## build 14
// CPUSystem
module CPUSystem(Clock, Reset, T, Mem_Address, Mem_WData, Mem_RData, Mem_Read, Mem_Write);
    input wire Clock;
    input wire Reset;
    output wire [7:0] T;
    output wire [15:0] Mem_Address;
    output wire [7:0] Mem_WData;
    input wire [7:0] Mem_RData;
    output wire Mem_Read;
    output wire Mem_Write;
    reg [2:0] RF_OutASel, RF_OutBSel, RF_FunSel;
    reg [3:0] RF_RegSel, RF_ScrSel;
    reg [4:0] ALU_FunSel;
    reg ALU_WF;
    reg [1:0] ARF_OutCSel, ARF_OutDSel;
    reg [2:0] ARF_FunSel, ARF_RegSel;
    reg IR_LH, IR_Write;
    reg Mem_WR, Mem_CS;
    reg [1:0] MuxASel, MuxBSel;
    reg MuxCSel;
    reg [5:0] D;
    reg [1:0] RSEL;
    reg S;
    reg [2:0] DSTREG, SREG1, SREG2;
    reg [7:0] _T;
    reg [7:0] T_n;
    reg [2:0] q_RF_OutASel, q_RF_OutBSel, q_RF_FunSel;
    reg [3:0] q_RF_RegSel, q_RF_ScrSel;
    reg [4:0] q_ALU_FunSel;
    reg q_ALU_WF;
    reg [1:0] q_ARF_OutCSel, q_ARF_OutDSel;
  ...
Size in the first run: about 4300 cells after synthesis, roughly 240 flip-flops, roughly 44 I/O pins, roughly 24000 um2 of cells after synthesis.
==> flow/config.mk <==
export PLATFORM = sky130hd
export DESIGN_NAME = CPUSystem
export DESIGN_NICKNAME = CPUSystem
export VERILOG_FILES = /design/flow/design.v
export SDC_FILE = /design/flow/constraint.sdc
export NUM_CORES = 4
export LEC_CHECK = 0
export ABC_AREA = 1
export CAP_MARGIN = 0
export CORE_ASPECT_RATIO = 0.5
export CORE_MARGIN = 2
export CORE_UTILIZATION = 72
export CTS_CLUSTER_DIAMETER = 172
export CTS_CLUSTER_SIZE = 10
export PLACE_DENSITY = 0.39
export SLEW_MARGIN = 20
==> flow/constraint.sdc <==
create_clock -name core_clock -period 4.38 [get_ports {Clock}]
set_input_delay 0.8760 -clock core_clock [delete_from_list [all_inputs] [get_ports {Clock}]]
set_output_delay 0.8760 -clock core_clock [all_outputs]
set_load 0.01 [all_outputs]
run.sh (not shown) runs the stock make flow with config.mk's settings and CLKGATE_MAP_FILE=.
What ended build 14 was a tool error in global routing (5_1_grt); the run never finished.
Here is what was changed in the inputs of build 40 compared with build 14.
Settings: setting PLACE_DENSITY_LB_ADDON to 0.09 for the first time; removing CORE_ASPECT_RATIO (formerly 0.5); removing PLACE_DENSITY (formerly 0.39); removing CTS_CLUSTER_DIAMETER (formerly 172); removing CTS_CLUSTER_SIZE (formerly 10); changing CAP_MARGIN from 0 to 20; changing CORE_UTILIZATION from 72 to 41; changing the clock period (ns, I/O delays scaled along) from 4.38 to 12.0.
--- outcome ---
Distinct cell type count of the synthesized netlist came out exactly the same in build 40 and build 14.
On synthesized area, build 14 tracks build 40 almost exactly.
[build 40 vs build 14] number of placement rows: higher in build 40
In build 40 the final weighted congestion of routability-driven global placement turned out about 20% lower than in build 14.
The post-synthesis async set-or-reset flop share of build 14 and that of build 40 are within noise of each other.
Comparing build 40 against build 14, there is no change at all in worst-case clock buffer depth.
[build 40] die outline area rose 26000 um2 relative to build 14
In the reports for build 40 and build 14, the larger starting density of the core belongs to build 14.
X dimension of the die (build 40 over build 14): decrease, 16 um
Having completed the whole flow, build 40 delivered a layout that passed the timing, DRC and antenna checks.
FAIL build 14 @ global routing (5_1_grt): tool exited with error
--- input diff build 40..build 70 ---
Settings: changing CORE_UTILIZATION from 41 to 72; changing PLACE_DENSITY_LB_ADDON from 0.09 to 0.19; changing the clock period (ns, I/O delays scaled along) from 12.0 to 5.32.
Results
The endpoint of the most critical setup path comes out Mem_WData[6] in one run and Mem_WData[3] in the other, namely in build 40 and build 70 respectively.
Build 70 had finished all stages when the layout checks came back failing, citing setup timing.
Diff build 40 -> build 70: routed length on met1 shows a reduction of 13000 um; initial antenna violation count shows an increase of 9; leakage power of the design shows an increase of 0.96 nW; worst setup slack shows a reduction of 4.59 ns.
diff inputs: build 70 => build 83
Settings: removing PLACE_DENSITY_LB_ADDON (formerly 0.19); changing CORE_UTILIZATION from 72 to 60; removing ABC_AREA (formerly 1); changing the clock period (ns, I/O delays scaled along) from 5.32 to 8.38.
## What came out
Looking at setup clock skew after layout, build 83 sits 0.0084 ns below build 70. Re number of pins exceeding their max-slew limit in the final report: no difference whatsoever between build 83 and build 70. For footprint of the flip-flops and latches, build 83 and build 70 come out practically identical. Looking at the reports, build 83 completed the entire flow and the layout it produced met the timing, DRC and antenna checks. Summary — aggregate routed wire length, build 83 relative to build 70: lower, by 6.3%. Largest net degree at the start of global routing ends up higher on build 83. Compare build 83 and build 70 | number of search-and-repair iterations in the first detailed-routing pass lower: build 83.

* * *

== oak ==
CPUSystem again, from the RTL that the note above started with.
Design CPUSystem, start of the top module:
module CPUSystem(Clock, Reset, T, Mem_Address, Mem_WData, Mem_RData, Mem_Read, Mem_Write);
    input wire Clock;
    input wire Reset;
    output wire [7:0] T;
    output wire [15:0] Mem_Address;
    output wire [7:0] Mem_WData;
    input wire [7:0] Mem_RData;
    output wire Mem_Read;
    output wire Mem_Write;
    reg [2:0] RF_OutASel, RF_OutBSel, RF_FunSel;
    reg [3:0] RF_RegSel, RF_ScrSel;
    reg [4:0] ALU_FunSel;
    reg ALU_WF;
    reg [1:0] ARF_OutCSel, ARF_OutDSel;
    reg [2:0] ARF_FunSel, ARF_RegSel;
    reg IR_LH, IR_Write;
    reg Mem_WR, Mem_CS;
    reg [1:0] MuxASel, MuxBSel;
    reg MuxCSel;
    reg [5:0] D;
    reg [1:0] RSEL;
    reg S;
    reg [2:0] DSTREG, SREG1, SREG2;
    reg [7:0] _T;
    reg [7:0] T_n;
    reg [2:0] q_RF_OutASel, q_RF_OutBSel, q_RF_FunSel;
    reg [3:0] q_RF_RegSel, q_RF_ScrSel;
    reg [4:0] q_ALU_FunSel;
    reg q_ALU_WF;
    reg [1:0] q_ARF_OutCSel, q_ARF_OutDSel;
    reg [2:0] q_ARF_FunSel, q_ARF_RegSel;
    reg q_IR_LH, q_IR_Write;
    reg q_Mem_WR, q_Mem_CS;
    reg [1:0] q_MuxASel, q_MuxBSel;
    reg q_MuxCSel;
    reg [5:0] q_D;
    reg [1:0] q_RSEL;
    reg q_S;
    reg [2:0] q_DSTREG, q_SREG1, q_SREG2;
    reg [7:0] q_T;
    reg [7:0] q_Tout;
    wire [15:0] IRNext;
    wire [3:0] FlagsNext;
  ...
make LEC_CHECK=0 ABC_AREA=1 CAP_MARGIN=10 CELL_PAD_IN_SITES_DETAIL_PLACEMENT=0 CELL_PAD_IN_SITES_GLOBAL_PLACEMENT=0 CORE_ASPECT_RATIO=0.82 CORE_MARGIN=2 CORE_UTILIZATION=56 GPL_ROUTABILITY_DRIVEN=1 MAX_ROUTING_LAYER=met5 MIN_ROUTING_LAYER=met1 SETUP_SLACK_MARGIN=1.47 SLEW_MARGIN=30 finish   # period 5.62 ns
Here is what was changed in the inputs of pine compared with oak.
Settings: clearing ABC_AREA, which used to be 1; swapping 56 for 72 in CORE_UTILIZATION; clearing MIN_ROUTING_LAYER, which used to be met1; clearing GPL_ROUTABILITY_DRIVEN, which used to be 1; clearing CORE_ASPECT_RATIO, which used to be 0.82; clearing SETUP_SLACK_MARGIN, which used to be 1.47; clearing CELL_PAD_IN_SITES_DETAIL_PLACEMENT, which used to be 0; clearing CELL_PAD_IN_SITES_GLOBAL_PLACEMENT, which used to be 0; clearing MAX_ROUTING_LAYER, which used to be met5; swapping 10 for 20 in CAP_MARGIN; swapping 30 for 20 in SLEW_MARGIN; swapping 5.62 for 6.17 in the clock period (ns, I/O delays scaled along).
## What came out
The flow for pine finished, though final verification flagged negative setup slack. From oak to pine the numbers moved as follows: combinational gate power decreased 62%, share of the clock period used by the worst path after layout increased 10 points. Changes observed in pine relative to oak: post-route worst setup slack now sits lower; worst hold slack now sits higher. Relative to oak, the met1 wire length of pine is lower by 8400 um. Comparing oak and pine, the lower switching power share of the total is on pine.

* * *

Setup of v53:
Starting RTL as in the previous note.
export LEC_CHECK = 0
export CAP_MARGIN = 40
export CELL_PAD_IN_SITES_GLOBAL_PLACEMENT = 1
export CORE_MARGIN = 7
export CORE_UTILIZATION = 40
export CTS_CLUSTER_DIAMETER = 280
export GPL_ROUTABILITY_DRIVEN = 0
export GPL_TIMING_DRIVEN = 0
export SLEW_MARGIN = 40
create_clock -name core_clock -period 11.7 [get_ports {Clock}]
#### Input delta (v2 over v53)
Settings: GPL_ROUTABILITY_DRIVEN no longer set, was 0; GPL_TIMING_DRIVEN no longer set, was 0; CTS_CLUSTER_DIAMETER no longer set, was 280; CORE_MARGIN now 2, was 7; SLEW_MARGIN now 20, was 40; CAP_MARGIN now 20, was 40; CELL_PAD_IN_SITES_GLOBAL_PLACEMENT no longer set, was 1; the clock period (ns, I/O delays scaled along) now 9.2, was 11.7.
--- outcome ---
- Relative to v53, the total via count in the routed design of v2 is lower by 10%.
- On fraction of area in clock buffers and inverters: between v2 and v53, it ends up lower for v53.
- Die extent in y in v2 is about 4% lower than in v53
- Total power: v2 above v53
- Relative to v53, overall routed net length decreased by about 25% in v2.
- The critical path buffer and inverter count number comes out higher for v53 vs v2.
- Run comparison: v2 launch point of the worst path q_RF_OutASel[2]$_SDFFE_PN0P_; v53 launch point of the worst path q_RF_OutBSel[0]$_SDFFE_PN0P_
- Diff v53 -> v2: cell area shows a reduction of about 4%, floorplan die area shows a reduction of about 7.5%.
- Looking at worst hold slack, v2 sits 0.0042 ns below v53.
- Per the comparison of v2 with v53, final-layout clock buffer total fell 5.0%, global-route usage fell 6.7 points.
Inputs modified between v2 and v39:
Settings: an added SETUP_SLACK_MARGIN of 2.67; a change of CORE_UTILIZATION from 40 to 57; a change of the clock period (ns, I/O delays scaled along) from 9.2 to 9.34.
met2 track demand over resource in global routing was higher in v39 than in v2. Looking at critical path's slowest cell, the or4_4 result is from v39; the dfxtp_2 one comes from v2. In the reports for v2 and v39, the larger total global-route track usage belongs to v39. Compared to v2, v39 has part of the total power dissipated in combinational logic 3.3 points higher. v39 vs. v2: global-route wire length before repair lost 1.1%, cell area picked up an extra 840 um^2.
Edits applied to the flow inputs when going from v39 to v11:
Settings: SETUP_SLACK_MARGIN: 2.67 -> unset; CORE_UTILIZATION: 57 -> 40; the clock period (ns, I/O delays scaled along): 9.34 -> 16.5.
### Flow results
v11 ended with less global-route usage over all layers than v39.
Clock buffer count (higher): v39
dfxtp_2 as the slowest cell on the critical path was reported by v11, and or4_4 by v39.
v11: detailed-routing iteration count for the pre-antenna-repair pass 1 below v39
Flop and latch count out of synthesis: v11 vs v39, no meaningful difference
Count of inserted tapcells, v39 and v11, higher one = v11.
Compare v39 and v11 | post-route fraction of the period consumed by the critical path lower: v11
Taking v39 as the reference, in v11 total CTS buffers grew by 1, die area increased by 42% relative to the old numbers.
Result for v39 and v11: all clean

* * *

CPUSystem again, from the RTL that the note above started with.
clock: 4.38 ns
lec_check: 0
abc_area: 1
cap_margin: 0
core_margin: 2
core_utilization: 72
cts_cluster_diameter: 172
cts_cluster_size: 10
slew_margin: 20
The first run failed in global routing (5_1_grt).
==> next run, changes <==
ABC_AREA = unset   (was 1)
CAP_MARGIN = 20   (was 0)
CORE_UTILIZATION = 40   (was 72)
CTS_CLUSTER_DIAMETER = unset   (was 172)
CTS_CLUSTER_SIZE = unset   (was 10)
clock period = 12.0 ns   (was 4.38 ns; I/O delays follow)
After rerunning:
- Now the flow completed without violations
- synthesized cell count drops by 16%
- area after synthesis goes up by 0.34%
- die area rose by 79%
==> next run, changes <==
CORE_UTILIZATION = 66   (was 40)
SETUP_SLACK_MARGIN = 2.61   (was unset)
clock period = 9.71 ns   (was 12.0 ns; I/O delays follow)
Outcome: Count of clock-buffer cells in the layout goes down by 1; cell count falls by 6.4%; clock skew is lower by 22 ps; die size fell by about 40%; wire length shrinks by about 1.4%.
==> next run, changes <==
ABC_AREA = 1   (was unset)
CORE_UTILIZATION = 72   (was 66)
CTS_CLUSTER_DIAMETER = 172   (was unset)
CTS_CLUSTER_SIZE = 100   (was unset)
SETUP_SLACK_MARGIN = unset   (was 2.61)
clock period = 4.31 ns   (was 9.71 ns; I/O delays follow)
Outcome: The changed run did not get past global routing (5_1_grt); synthesized cell count goes up by 20%; area after synthesis shrinks by 0.34%; die size decreases by 8.5%.

* * *

raven:
CPUSystem again, from the RTL that the note above started with.
Settings: LEC_CHECK=0, ABC_AREA=1, CAP_MARGIN=0, CORE_MARGIN=2, CORE_UTILIZATION=72, CTS_CLUSTER_DIAMETER=172, CTS_CLUSTER_SIZE=10, SETUP_SLACK_MARGIN=0.52, SLEW_MARGIN=20; clock period 4.81 ns.
Run status, raven: aborted in 5_1_grt, error GRT-0232
The following lists how cedar was set up differently from raven:
Settings: SETUP_SLACK_MARGIN no longer set, was 0.52; CORE_UTILIZATION now 37, was 72; CAP_MARGIN now 20, was 0; ABC_AREA no longer set, was 1; CTS_CLUSTER_DIAMETER no longer set, was 172; CTS_CLUSTER_SIZE no longer set, was 10; the clock period (ns, I/O delays scaled along) now 9.2, was 4.81.
--- outcome ---
cedar finished end to end and its layout was clean on timing, DRC and antenna.
Width of the die in cedar vs raven: up about 40%
The lower gate count after technology mapping came out of cedar.
Summary — minimum setup slack after placement, cedar relative to raven: higher, by 1.97 ns.
Delta (cedar minus raven): number of gates given a new drive strength after cts decreased 244; placement-stage cell area saw a decrease; instance count after placement with tap cells included went down; buffer count from post-CTS setup fixing decreased 65; number of buffers added by the clock tree synthesis step now larger.
Inputs modified between cedar and violet:
Settings: setting ABC_AREA to 1 for the first time; changing CORE_UTILIZATION from 37 to 72; setting PLACE_DENSITY_LB_ADDON to 0.19 for the first time; changing the clock period (ns, I/O delays scaled along) from 9.2 to 5.37.
Findings:
violet ran in full, but the layout does not pass; the checks complain about setup timing.
Across both runs, synthesized cell count was higher for violet than for cedar.
Lower sum of routed wire length over all layers was reported by violet, not cedar.
violet: global-route usage is 24 points higher than what cedar reported.
Global-route track usage on met3 on violet is up relative to cedar.
Looking at slowest cell on the critical path, the dfxtp_2 result is from cedar; the fa_2 one comes from violet.
The count of cell instances traversed by the critical path of violet is higher than that of cedar.
Any difference in hold slack between cedar and violet is small enough to ignore.
cedar → violet: global placement routability congestion now sits higher, summed standard-cell area reported by yosys went down 0.34%, final cell area excluding filler cells went up 5.7%.
Modified inputs, sierra compared to violet
Settings: CTS_CLUSTER_DIAMETER: unset -> 29; SETUP_SLACK_MARGIN: unset -> 1.32; the clock period (ns, I/O delays scaled along): 5.37 -> 5.11.
Results
In the summary table, sierra is marked failed, with error GRT-0232 raised in 5_1_grt.
Compared sierra vs violet, and post-cts gate resize count is up in sierra.
The yosys synthesis chip area of sierra and that of violet are within noise of each other.
In the metrics for violet and sierra, the one carrying the lower number of placed cells counting well taps is sierra.
Post-synthesis share of cell area spent on and, or, nand and nor gates came out exactly the same in violet and sierra.
sierra ends up with a number of post-CTS setup repair buffers that is 38 higher than in violet.
Comparing sierra against violet, there is no change at all in worst-case clock buffer depth.

* * *

CPUSystem again, from the RTL that the note above started with.
// CPUSystem
module CPUSystem(Clock, Reset, T, Mem_Address, Mem_WData, Mem_RData, Mem_Read, Mem_Write);
Settings: LEC_CHECK=0, ABC_AREA=1, CAP_MARGIN=10, CELL_PAD_IN_SITES_DETAIL_PLACEMENT=0, CELL_PAD_IN_SITES_GLOBAL_PLACEMENT=0, CORE_ASPECT_RATIO=0.82, CORE_MARGIN=2, CORE_UTILIZATION=30, GPL_ROUTABILITY_DRIVEN=1, MAX_ROUTING_LAYER=met5, MIN_ROUTING_LAYER=met2, PLACE_DENSITY_LB_ADDON=0.24, SETUP_SLACK_MARGIN=1.47, SLEW_MARGIN=30; clock period 5.62 ns.
Edit:
--- a/flow/config.mk
+++ b/flow/config.mk
@@ -12 +12 @@
-export CORE_ASPECT_RATIO = 0.82
+export CORE_ASPECT_RATIO = 0.92
@@ -14 +14,2 @@
-export CORE_UTILIZATION = 30
+export CORE_UTILIZATION = 72
+export CTS_CLUSTER_DIAMETER = 231
@@ -17,3 +18,3 @@
-export MIN_ROUTING_LAYER = met2
-export PLACE_DENSITY_LB_ADDON = 0.24
-export SETUP_SLACK_MARGIN = 1.47
+export MIN_ROUTING_LAYER = met1
+export PLACE_DENSITY = 0.37
+export SETUP_SLACK_MARGIN = -0.06
==> flow/constraint.sdc (replaced) <==
create_clock -name core_clock -period 5.11 [get_ports {Clock}]
set_input_delay 1.0220 -clock core_clock [delete_from_list [all_inputs] [get_ports {Clock}]]
set_output_delay 1.0220 -clock core_clock [all_outputs]
set_load 0.01 [all_outputs]
Result:
- Now the flow completed, yet does not pass: negative setup slack
- clock power fell by 8.9%
- global-route usage rises by 3.3 points
- worst setup slack loses 0.13 ns
- count of clock-buffer cells in the layout falls by 10
- register-to-register slack gets better by 0.05 ns
- first-iteration DRC count shrinks by 44%
- via count came out lower by 27%
- power is lower by 4.4%
- wire length fell by 30%
- hold slack gets better by 0.0064 ns
- combinational power shrinks by 6.6%
Edit:
--- a/flow/config.mk
+++ b/flow/config.mk
@@ -8 +8 @@
-export ABC_AREA = 1
+export ABC_AREA = 0
@@ -12 +12 @@
-export CORE_ASPECT_RATIO = 0.92
+export CORE_ASPECT_RATIO = 0.82
@@ -14,2 +14,3 @@
-export CORE_UTILIZATION = 72
-export CTS_CLUSTER_DIAMETER = 231
+export CORE_UTILIZATION = 70
+export CTS_CLUSTER_DIAMETER = 28
+export CTS_CLUSTER_SIZE = 58
@@ -19,2 +20 @@
-export PLACE_DENSITY = 0.37
-export SETUP_SLACK_MARGIN = -0.06
+export SETUP_SLACK_MARGIN = 0.66
==> flow/constraint.sdc (replaced) <==
create_clock -name core_clock -period 2.32 [get_ports {Clock}]
set_input_delay 0.4640 -clock core_clock [delete_from_list [all_inputs] [get_ports {Clock}]]
set_output_delay 0.4640 -clock core_clock [all_outputs]
set_load 0.01 [all_outputs]
With this change the flow stopped in 4_1_cts on DPL-0038. Synthesized area went up by 0.34%. Synthesized cell count came out lower by 16%. Die size went up by 3.2%.
Edit:
==> flow/config.mk (replaced) <==
export PLATFORM = sky130hd
export DESIGN_NAME = CPUSystem
export DESIGN_NICKNAME = CPUSystem
export VERILOG_FILES = /design/flow/design.v
export SDC_FILE = /design/flow/constraint.sdc
export NUM_CORES = 4
export LEC_CHECK = 0
export CAP_MARGIN = 20
export CORE_MARGIN = 2
export CORE_UTILIZATION = 66
export SETUP_SLACK_MARGIN = 1.14
export SLEW_MARGIN = 20
==> flow/constraint.sdc (replaced) <==
create_clock -name core_clock -period 7.83 [get_ports {Clock}]
set_input_delay 1.5660 -clock core_clock [delete_from_list [all_inputs] [get_ports {Clock}]]
set_output_delay 1.5660 -clock core_clock [all_outputs]
set_load 0.01 [all_outputs]
Result:
- The changed run finished with timing, DRC and antenna clean
- synthesized area stays the same
- synthesized cell count is unchanged
- die area rose by a few percent
No activity file was given, so power comes from the tool's default toggle rates.
